== maple ==
==> flow/design.v <==
`timescale 1ns / 1ps
module frequency_divider
    # ( parameter
        freq = 1000
    )
    (
        input  wire clk100MHz,  
        input  wire rst,        
        output reg  clk_div,    
        output wire tick        
    );
    localparam LOOP_COUNTER_AT = 100_000_000 / freq / 2 ;
    reg [clog2(LOOP_COUNTER_AT)-1:0] count;
    always @( posedge(clk100MHz) )
    begin
        if(rst)
        begin : counter_reset
            count   <= 0;
            clk_div <= 1'b0;
        end
        else
        begin : counter_operate
            if (count == (LOOP_COUNTER_AT - 1))
            begin : counter_loop
                count   <= 0;
                clk_div <= ~clk_div;
            end
            else
            begin : counter_increment
                count   <= count + 1;
                clk_div <= clk_div;
            end
        end
    end
    assign tick = (count == (LOOP_COUNTER_AT - 1)) && !clk_div;
    function integer clog2(input integer number);
        begin
            clog2 = 0;
            while (number)
            begin
                clog2  = clog2 + 1;
                number = number >> 1;
            end
        end
    endfunction
endmodule
`timescale 1ns / 1ps
module clock_managment_unit(
    input wire clk,
    input wire rst,
    output wire clk_100MHz,
    output wire clk_40MHz,
    output wire clk_1KHz,
    output wire tick_40MHz,   
    output wire tick_1KHz     
    );
    frequency_divider 
    #(
        .freq(1000000)   
    )    
    my_1K_divider(
        .clk100MHz(clk),
        .rst(rst),
        .clk_div(clk_1KHz),
        .tick(tick_1KHz)
    );
    frequency_divider 
    #(
        .freq(40000000)
    )    
    my_40M_divider(
        .clk100MHz(clk),
        .rst(rst),
        .clk_div(clk_40MHz),
        .tick(tick_40MHz)
    );
     assign clk_100MHz =clk;
endmodule
`timescale 1ns / 1ps
module sensor_handler(
    input wire clk,
    input wire rst,
    input wire [3:0] sensors,
    output reg [10:0] position
    );
reg [10:0] position_nxt;
always @(posedge clk) begin
    if(rst)
        position <= 0;
    else 
        position <= position_nxt;
end
always @(*) begin
    case(sensors)
    4'b1001:    position_nxt = 500;
    4'b0111:    position_nxt = 1000;
    4'b0011:    position_nxt = 750;
    4'b1110:    position_nxt = 1;
    4'b1100:    position_nxt = 250;
    4'b1011:    position_nxt = 625;
    4'b1101:    position_nxt = 375;
    4'b0001:    position_nxt = 666;
    4'b1000:    position_nxt = 333;
    default:    position_nxt = 1023;    
endcase
end
endmodule
`timescale 1ns / 1ps
module pid(
    input wire clk,
    input wire en,   
    input wire rst,
    input wire [10:0] position,
    input wire kp_sw, ki_sw, kd_sw,  
    output reg [10:0] pid_output
    );
reg signed [10:0] error, error_nxt, error_sum, error_sum_nxt, error_dif, error_dif_nxt, error_prev;
reg signed [12:0] p, p_nxt, i, i_nxt, d, d_nxt;
reg signed [10:0] output_loaded_nxt, output_buf, output_buf_nxt;
localparam  
    K_P      = 1,
    K_P_DEN  = 2,
    K_I      = 5,
    K_I_DEN  = 100,
    K_D      = 1,
    K_D_DEN  = 200,
    TIME_DIV = 100;
always @(posedge clk) begin
    if(rst) begin
        error         <= 0;
        error_sum     <= 0;
        error_dif     <= 0;
        error_prev    <= 0;
        p             <= 0;
        i             <= 0;
        d             <= 0;
        output_buf    <= 0;
        pid_output    <= 0;
    end
    else if(en) begin 
        error         <= error_nxt;
        error_sum     <= error_sum_nxt;
        error_dif     <= error_dif_nxt;
        error_prev    <= error;
        p             <= p_nxt;
        i             <= i_nxt;
        d             <= d_nxt;
        output_buf    <= output_buf_nxt;
        pid_output    <= output_loaded_nxt;
    end
end
always @(*) begin
    error_nxt = 500 - position;
    error_sum_nxt = (error == 0) ? 0 : (error_sum + error);
    error_dif_nxt = error - error_prev;
    p_nxt = kp_sw ? (K_P * error)/K_P_DEN : 0;
    i_nxt = ki_sw ? (K_I * error_sum)/(TIME_DIV * K_I_DEN) : 0;
    d_nxt = kd_sw ? (K_D * error_dif * TIME_DIV)/K_D_DEN : 0;
    output_buf_nxt = p + i + d + 500;
    if(output_buf < 0) output_loaded_nxt = 0;
    else if(output_buf > 1000) output_loaded_nxt = 0;
    else output_loaded_nxt = output_buf;
end
endmodule
`timescale 1ns / 1ps
module servo_handler(
    input  wire clk,
    input  wire en,   
    input  wire rst,
    input  wire [10:0] pid_output,
    output reg  [7:0] servo_l,
    output reg  [7:0] servo_r
    );
reg [7:0] servo_l_nxt;
reg [7:0] servo_r_nxt;
reg [3:0] state,state_nxt;
reg [20:0] counter,counter_nxt;
reg [10:0] pid_buf;
localparam        
    idle              = 3'b000,
    turn_left         = 3'b001,
    turn_right        = 3'b010,
    stop              = 3'b111,
    servo_l_on        = 8'd157,
    servo_r_on        = 8'd137,
    servo_off         = 1'd0;
always @(posedge clk) begin
    if(rst) begin
        servo_l <=0;
        servo_r <=0;
        state   <=0;
        counter <=0;
        pid_buf <=0;
    end
    else if(en) begin
        servo_l <= servo_l_nxt;
        servo_r <= servo_r_nxt;
        state   <= state_nxt;
        counter <= counter_nxt;
        pid_buf <= pid_output;
    end
end
always @(*) begin
    servo_l_nxt = 0;
    servo_r_nxt = 0;
    counter_nxt = 0;
    case (state)
        idle: begin 
            counter_nxt=0;          
            if(pid_buf == 239) begin
                state_nxt =stop;
            end
            else if(pid_buf > 500) begin
                state_nxt=turn_left;
            end  
            else if(pid_buf < 500) begin
                state_nxt=turn_right;
            end
            else begin
                state_nxt=idle;
                servo_l_nxt = servo_l_on;
                servo_r_nxt = servo_r_on; 
            end    
        end      
        turn_right: begin
            counter_nxt=counter+1;
            servo_l_nxt = servo_l_on;
            servo_r_nxt =servo_off;
            if(counter >= pid_buf)
                state_nxt=idle;
            else
                state_nxt=turn_right;
        end
        turn_left: begin
            counter_nxt=counter+1;
            servo_l_nxt = servo_off;
            servo_r_nxt =servo_r_on;
            if(pid_buf < 500 || counter >= pid_buf - 500)
                state_nxt=idle;
            else
                state_nxt=turn_left;
        end
        stop: begin
            servo_l_nxt = servo_off;
            servo_r_nxt =servo_off;
            if(pid_buf == 239)
                state_nxt =stop;
            else 
                state_nxt=idle;
        end     
        default: state_nxt=idle;        
    endcase    
end
endmodule
`timescale 1ns / 1ps
module servo_to_PWM(
   input wire clk,
   input wire rst,
   input wire [7:0] servo_L,
   input wire [7:0] servo_R,
   output reg PWM_L,
   output reg PWM_R
   );
reg PWM_L_nxt;
reg PWM_R_nxt;
reg [19:0] counter,counter_nxt;
reg [20:0] servo_l_mul,servo_r_mul;
reg [7:0] servo_L_buf, servo_R_buf;
always@ (posedge clk) begin
   if(rst) begin
      counter <=0;
      PWM_L   <=0;
      PWM_R   <=0;
   end
   else begin
      counter <=counter_nxt;
      PWM_L   <=PWM_L_nxt;
      PWM_R   <=PWM_R_nxt;
   end
end 
always @* begin
   servo_l_mul =servo_L *1000;
   servo_r_mul =servo_R *1000;
   counter_nxt = counter+1;
   if(counter > 1000000) begin
      counter_nxt=0;
   end
   if(counter > servo_l_mul) begin
      PWM_L_nxt=0;
   end
   else begin
      PWM_L_nxt =1;
   end
   if(counter >servo_r_mul) begin
      PWM_R_nxt=0;
   end
   else begin
      PWM_R_nxt =1;
   end
end 
endmodule
`timescale 1ns / 1ps
module main(
    input wire clk,
    input wire rst,
    input wire [3:0] sensor,
    input wire [2:0] sw,
    output wire [1:0] servo
    );
wire [7:0] Servo_R;
wire [7:0] Servo_L;
wire clk_40MHz;
wire clk_1KHz;
wire clk_100MHz;
wire tick_40MHz;
wire tick_1KHz;
wire [10:0] pid_output, position;
servo_handler my_servo (
    .clk(clk_100MHz),
    .en(tick_1KHz),
    .rst(rst),
    .servo_l(Servo_L),
    .servo_r(Servo_R),
    .pid_output(pid_output)
);       
servo_to_PWM my_PWM(
    .clk(clk_100MHz),
    .rst(rst),
    .servo_L(Servo_L),
    .servo_R(Servo_R),
    .PWM_L(servo[0]),
    .PWM_R(servo[1])
);
clock_managment_unit my_clk(
.clk(clk),
.rst(rst),
.clk_100MHz(clk_100MHz),
.clk_40MHz(clk_40MHz),
.clk_1KHz(clk_1KHz),
.tick_40MHz(tick_40MHz),
.tick_1KHz(tick_1KHz)
);
pid my_pid(
    .kp_sw(sw[0]),
    .ki_sw(sw[1]),
    .kd_sw(sw[2]),
    .clk(clk_100MHz),
    .en(tick_40MHz),
    .rst(rst),
    .position(position),
    .pid_output(pid_output)
);
sensor_handler my_sensors(
    .clk(clk_100MHz),
    .rst(rst),
    .sensors(sensor),
    .position(position)
);
endmodule
clock: 7.6 ns
lec_check: 0
abc_area: 1
cap_margin: 20
core_margin: 2
core_utilization: 72
cts_cluster_size: 99
place_density: 0.36
slew_margin: 20
tns_end_percent: 10
run.sh (not shown) runs the stock make flow with config.mk's settings and CLKGATE_MAP_FILE=.
To summarise maple: no stage aborted, but the layout did not pass its checks, failing on setup timing.
--- input diff maple..zinc ---
- TNS_END_PERCENT no longer set, was 10
- PLACE_DENSITY no longer set, was 0.36
- the clock period (ns, I/O delays scaled along) now 12.7, was 7.6
Results
Across maple and zinc, a clean result was obtained everywhere but in maple. zinc against maple: fmax decreased by about 5% relative to the old numbers, final cell utilization of the core decreased 11 points, sequential share of layout area has increased. The clock buffer count of maple and that of zinc are within noise of each other. Diff maple -> zinc: global-route wire length before repair -17 mm; worst setup slack increased by 4.53 ns relative to the old numbers; maximum single-stage delay on the critical path essentially unchanged. Cell depth of the worst flop-to-flop path: zinc vs maple down 4. zinc ended up with dfxtp_1 as its master of the slowest instance on the critical path; maple ended up with fa_1.
Inputs modified between zinc and garnet:
- CORE_UTILIZATION now 57, was 72
- CTS_CLUSTER_SIZE no longer set, was 99
- the clock period (ns, I/O delays scaled along) now 10.1, was 12.7
==> comparison <==
To summarise garnet: no stage aborted, but the layout did not pass its checks, failing on setup timing.
zinc reports its capture point of the critical path as my_pid.d[8] while garnet reports my_pid.d[10].
Changes observed in garnet relative to zinc: core utilization lower, maximum number of pins on one net before global-route repair lower.
Changes in onyx relative to garnet:
- removing ABC_AREA (formerly 1)
- changing CORE_UTILIZATION from 57 to 40
- changing the clock period (ns, I/O delays scaled along) from 10.1 to 14.0
### Flow results
- onyx did not stop at any stage, and its layout met the timing, design-rule and antenna checks.
- The final reports for onyx and garnet show area share of and/or/nand/nor cells after synthesis lower in the former.
- onyx reports its cell with the biggest individual delay on the critical path as or4_1 while garnet reports fa_1.
- Going from garnet to onyx, number of well-tap cells placed rose by 41%; growth of design area from synthesis to finish fell by 19 points.
- Going from garnet to onyx, post-synthesis cell type count climbed 82%; cell depth of the worst flop-to-flop path dropped 43%.
- Sort garnet and onyx by clock-buffer cell count, descending, and onyx comes first.
For willow, these inputs were changed with respect to onyx:
- setting PLACE_DENSITY_LB_ADDON to 0.25 for the first time
- setting MAX_ROUTING_LAYER to met4 for the first time
- changing CORE_UTILIZATION from 40 to 29
- setting CORE_ASPECT_RATIO to 1.92 for the first time
- setting CELL_PAD_IN_SITES_GLOBAL_PLACEMENT to 2 for the first time
- setting MIN_ROUTING_LAYER to met1 for the first time
- setting HOLD_SLACK_MARGIN to 0.24 for the first time
- setting SETUP_SLACK_MARGIN to 3.78 for the first time
- setting TNS_END_PERCENT to 100 for the first time
- setting CELL_PAD_IN_SITES_DETAIL_PLACEMENT to 0 for the first time
### Flow results
- willow ends up with a overall via count from detail_route that is 647 higher than in onyx.
- Against onyx, willow comes in 1.16 ns higher on worst setup slack.
- Taking onyx as the reference, in willow non-clock buffer count in the final layout went up 240%; die span in y increased 62%; HPWL reported at the end of detailed placement rose by about 24%; cell area increased 14%.
